==> inputs of run P <==
// main
module main(clk, rst, mem_rdata, mem_addr, mem_wdata, mem_we);
make LEC_CHECK=0 CAP_MARGIN=10 CORE_ASPECT_RATIO=0.85 CORE_MARGIN=2 CORE_UTILIZATION=68 CTS_CLUSTER_DIAMETER=88 SLEW_MARGIN=20 finish   # period 5.29 ns
run.sh (not shown) runs the stock make flow with config.mk's settings and CLKGATE_MAP_FILE=.
==> run Z: changes against run P <==
- CAP_MARGIN: 10 -> 20
- CORE_ASPECT_RATIO: 0.85 -> unset
- CORE_UTILIZATION: 68 -> 40
- CTS_CLUSTER_DIAMETER: 88 -> unset
- SETUP_SLACK_MARGIN: unset -> 1.4
==> flow/constraint.sdc (replaced) <==
create_clock -name core_clock -period 5.5 [get_ports {clk}]
set_input_delay 1.1000 -clock core_clock [delete_from_list [all_inputs] [get_ports {clk}]]
set_output_delay 1.1000 -clock core_clock [all_outputs]
set_load 0.01 [all_outputs]
==> run H: changes against run P <==
- CAP_MARGIN: 10 -> 20
- CORE_ASPECT_RATIO: 0.85 -> unset
- CORE_UTILIZATION: 68 -> 72
- CTS_CLUSTER_DIAMETER: 88 -> unset
- CTS_CLUSTER_SIZE: unset -> 51
- PLACE_DENSITY: unset -> 0.65
- TNS_END_PERCENT: unset -> 45
==> flow/constraint.sdc (replaced) <==
create_clock -name core_clock -period 3.78 [get_ports {clk}]
set_input_delay 0.7560 -clock core_clock [delete_from_list [all_inputs] [get_ports {clk}]]
set_output_delay 0.7560 -clock core_clock [all_outputs]
set_load 0.01 [all_outputs]
==> run C: changes against run P <==
- ABC_AREA: unset -> 1
- CAP_MARGIN: 10 -> 20
- CORE_ASPECT_RATIO: 0.85 -> unset
- CORE_UTILIZATION: 68 -> 72
- CTS_CLUSTER_DIAMETER: 88 -> unset
==> flow/constraint.sdc (replaced) <==
create_clock -name core_clock -period 8.07 [get_ports {clk}]
set_input_delay 1.6140 -clock core_clock [delete_from_list [all_inputs] [get_ports {clk}]]
set_output_delay 1.6140 -clock core_clock [all_outputs]
set_load 0.01 [all_outputs]
==> comparison <==
Run H failed in clock tree synthesis (4_1_cts) on DPL-0033. Run Z completed without violations. Run C completed without violations. Run P completed and failed the layout checks on negative setup slack.
Against run P, the sequential power of run C is smaller by about 34%.
Of run H and run P, run P has the higher die area (gap 5.4%, measured against run P).
In run Z the clock-buffer cell count is higher than in run P, by 1.
Critical path depth is the same in run Z and run P.
In sequential cell count, run C and run P do not differ.
The highest setup slack belongs to run C, the lowest to run P.
Of run Z and run P, run P has the higher via count (gap 11%, measured against run P).
The lowest global-route usage belongs to run Z, the highest to run C.

---

==> 09-26: inputs <==
Starting RTL as in the previous note.
make LEC_CHECK=0 CAP_MARGIN=10 CORE_MARGIN=2 CORE_UTILIZATION=66 CTS_CLUSTER_DIAMETER=88 SLEW_MARGIN=20 finish   # period 4.54 ns
==> inputs of 02-01, as changes to 09-26 <==
- ABC_AREA: not set -> 1
- CAP_MARGIN: 10 -> 20
- CORE_UTILIZATION: 66 -> 46
- CTS_CLUSTER_DIAMETER: 88 -> 316
- CTS_CLUSTER_SIZE: not set -> 98
- PLACE_DENSITY: not set -> 0.38
- TNS_END_PERCENT: not set -> 10
==> flow/constraint.sdc (replaced) <==
create_clock -name core_clock -period 5.5 [get_ports {clk}]
set_input_delay 1.1000 -clock core_clock [delete_from_list [all_inputs] [get_ports {clk}]]
set_output_delay 1.1000 -clock core_clock [all_outputs]
set_load 0.01 [all_outputs]
==> comparison <==
- 02-01 completed with no timing, DRC or antenna violations. 09-26 completed and failed the layout checks on setup timing.
- Against 02-01, the setup slack of 09-26 is lower by 880 ps.
- Against 02-01, the combinational power of 09-26 is higher by about 37%.
- In flip-flop count, 02-01 and 09-26 do not differ.
- In 02-01 the sequential power is lower than in 09-26, by 17%.
- Between 02-01 and 09-26, the lower first-iteration DRC count is in 02-01 (gap 76%, measured against 09-26).
- Between 02-01 and 09-26, the lower clock power is in 02-01 (gap about 27%, measured against 09-26).
- Between 09-26 and 02-01, the lower synthesized area is in 02-01 (gap 1.3%, measured against 02-01).
- Between 02-01 and 09-26, the lower cell count is in 09-26 (gap about 16%, measured against 09-26).
==> figures <==
item                                                  02-01                       09-26
Required time of the worst setup path               4400 ps                     3630 ps
Number of warnings in the stage logs                     48                          58
Global Route Usage Sum                                30.4%                       56.0%
Distinct lib cells                                       53                          94
Part of the power in the clock network                35.1%                       36.5%
Net load switching power                            1.18 mW                     1.43 mW
Result of the run                            finished clean  complete, but fails checks
Layout check failures                                     -                setup timing
Maximum clock skew at final layout                  17.0 ps                     14.8 ps
Worst hold-check slack                               436 ps                      509 ps
Post-synthesis mux area share                            0%                       7.14%
Cell count along the critical path                       23                          19
Final cell count without fillers                       1820                        1570
Total number of nets in the final design               1590                        1432
# Taps                                                  265                         180
Final-layout clock buffer total                          18                          17
Sw Share                                              37.6%                       34.8%
Summed standard-cell area reported by yosys        9270 um2                    9400 um2
Max-area cell share                                   29.6%                       29.2%

---

==> inputs of run X <==
main again, from the RTL that the note above started with.
==> flow/config.mk <==
export PLATFORM = sky130hd
export DESIGN_NAME = main
export DESIGN_NICKNAME = main
export VERILOG_FILES = /design/flow/design.v
export SDC_FILE = /design/flow/constraint.sdc
export NUM_CORES = 4
export LEC_CHECK = 0
export CAP_MARGIN = 0
export CELL_PAD_IN_SITES_DETAIL_PLACEMENT = 1
export CELL_PAD_IN_SITES_GLOBAL_PLACEMENT = 1
export CORE_ASPECT_RATIO = 1.72
export CORE_MARGIN = 7
export CORE_UTILIZATION = 41
export CTS_CLUSTER_SIZE = 82
export GPL_ROUTABILITY_DRIVEN = 0
export MAX_ROUTING_LAYER = met4
export PLACE_DENSITY_LB_ADDON = 0.3
export SETUP_SLACK_MARGIN = 0.55
export SLEW_MARGIN = 40
export TNS_END_PERCENT = 45
==> flow/constraint.sdc <==
create_clock -name core_clock -period 6.74 [get_ports {clk}]
set_input_delay 1.3480 -clock core_clock [delete_from_list [all_inputs] [get_ports {clk}]]
set_output_delay 1.3480 -clock core_clock [all_outputs]
set_load 0.01 [all_outputs]
==> inputs of run F, as changes to run X <==
==> flow/config.mk (replaced) <==
export PLATFORM = sky130hd
export DESIGN_NAME = main
export DESIGN_NICKNAME = main
export VERILOG_FILES = /design/flow/design.v
export SDC_FILE = /design/flow/constraint.sdc
export NUM_CORES = 4
export LEC_CHECK = 0
export CAP_MARGIN = 20
export CORE_MARGIN = 2
export CORE_UTILIZATION = 64
export SETUP_SLACK_MARGIN = 0.94
export SLEW_MARGIN = 20
==> flow/constraint.sdc (replaced) <==
create_clock -name core_clock -period 3.76 [get_ports {clk}]
set_input_delay 0.7520 -clock core_clock [delete_from_list [all_inputs] [get_ports {clk}]]
set_output_delay 0.7520 -clock core_clock [all_outputs]
set_load 0.01 [all_outputs]
==> inputs of run A, as changes to run X <==
==> flow/config.mk (replaced) <==
export PLATFORM = sky130hd
export DESIGN_NAME = main
export DESIGN_NICKNAME = main
export VERILOG_FILES = /design/flow/design.v
export SDC_FILE = /design/flow/constraint.sdc
export NUM_CORES = 4
export LEC_CHECK = 0
export CAP_MARGIN = 20
export CORE_MARGIN = 2
export CORE_UTILIZATION = 40
export SLEW_MARGIN = 20
==> flow/constraint.sdc (replaced) <==
create_clock -name core_clock -period 5.48 [get_ports {clk}]
set_input_delay 1.0960 -clock core_clock [delete_from_list [all_inputs] [get_ports {clk}]]
set_output_delay 1.0960 -clock core_clock [all_outputs]
set_load 0.01 [all_outputs]
==> results <==
- Run X finished clean. Run A finished with timing, DRC and antenna clean. Run F aborted during global routing (5_1_grt).
- Against run X, the critical path depth of run A is higher by 2.
- Of run X and run A, run X has the higher hold slack (gap 0.013 ns).
- In run A the sequential power is higher than in run X, by about 20%.
- Of run X and run A, run X has the higher sequential share of layout area (gap 1.8 points).

---

==> inputs of maple <==
main again, from the RTL that the note above started with.
make LEC_CHECK=0 ABC_AREA=0 CAP_MARGIN=35 CELL_PAD_IN_SITES_GLOBAL_PLACEMENT=3 CORE_ASPECT_RATIO=0.84 CORE_MARGIN=2 CORE_UTILIZATION=38 CTS_CLUSTER_DIAMETER=51 CTS_CLUSTER_SIZE=52 GPL_ROUTABILITY_DRIVEN=0 GPL_TIMING_DRIVEN=0 PLACE_DENSITY=0.47 SLEW_MARGIN=20 finish   # period 3.62 ns
==> inputs of pepper, as changes to maple <==
==> flow/config.mk (replaced) <==
export PLATFORM = sky130hd
export DESIGN_NAME = main
export DESIGN_NICKNAME = main
export VERILOG_FILES = /design/flow/design.v
export SDC_FILE = /design/flow/constraint.sdc
export NUM_CORES = 4
export LEC_CHECK = 0
export ABC_AREA = 1
export CAP_MARGIN = 20
export CORE_MARGIN = 2
export CORE_UTILIZATION = 72
export CTS_CLUSTER_SIZE = 100
export SLEW_MARGIN = 20
==> flow/constraint.sdc (replaced) <==
create_clock -name core_clock -period 4.93 [get_ports {clk}]
set_input_delay 0.9860 -clock core_clock [delete_from_list [all_inputs] [get_ports {clk}]]
set_output_delay 0.9860 -clock core_clock [all_outputs]
set_load 0.01 [all_outputs]
==> inputs of indigo, as changes to maple <==
==> flow/config.mk (replaced) <==
export PLATFORM = sky130hd
export DESIGN_NAME = main
export DESIGN_NICKNAME = main
export VERILOG_FILES = /design/flow/design.v
export SDC_FILE = /design/flow/constraint.sdc
export NUM_CORES = 4
export LEC_CHECK = 0
export CAP_MARGIN = 20
export CORE_MARGIN = 2
export CORE_UTILIZATION = 56
export SETUP_SLACK_MARGIN = 0.9
export SLEW_MARGIN = 20
==> flow/constraint.sdc (replaced) <==
create_clock -name core_clock -period 3.28 [get_ports {clk}]
set_input_delay 0.6560 -clock core_clock [delete_from_list [all_inputs] [get_ports {clk}]]
set_output_delay 0.6560 -clock core_clock [all_outputs]
set_load 0.01 [all_outputs]
==> qor summary <==
metric	pepper	maple	indigo
Status	failed layout checks	failed layout checks	failed layout checks
Violated checks	negative setup slack	negative setup slack	negative setup slack
Multi-input logic portion of the cell area	51.6%	55.1%	49.9%
Buffers outside the clock class	108	203	371
Register fraction of the total cell area	25.3%	22.4%	20.1%
Final period utilization	102%	146%	150%
Met1 GRT Util	53.9%	50.6%	55.1%
Multi-input gate area in the final layout	0.00564 mm²	0.00680 mm²	0.00682 mm²
Final Util	86.6%	51.0%	83.0%
Portion of the layout cell area used by clock cells	5.04%	5.30%	4.31%
Routed len/inst	20.0 µm	25.7 µm	25.5 µm
Sequential cell fraction of total power	33.7%	31.2%	30.4%
Number of cells in Yosys stat	1488	1192	1192
Chip Footprint	0.0138 mm²	0.0260 mm²	0.0178 mm²
Clock network power share	34.2%	37.4%	33.9%
Cell depth of the worst setup path	24	18	19
Arrival time at the worst endpoint	4.06 ns	4.57 ns	4.27 ns
Place WS	0.0437 ns	-2.61 ns	-1.62 ns
No activity file was given, so power comes from the tool's default toggle rates.
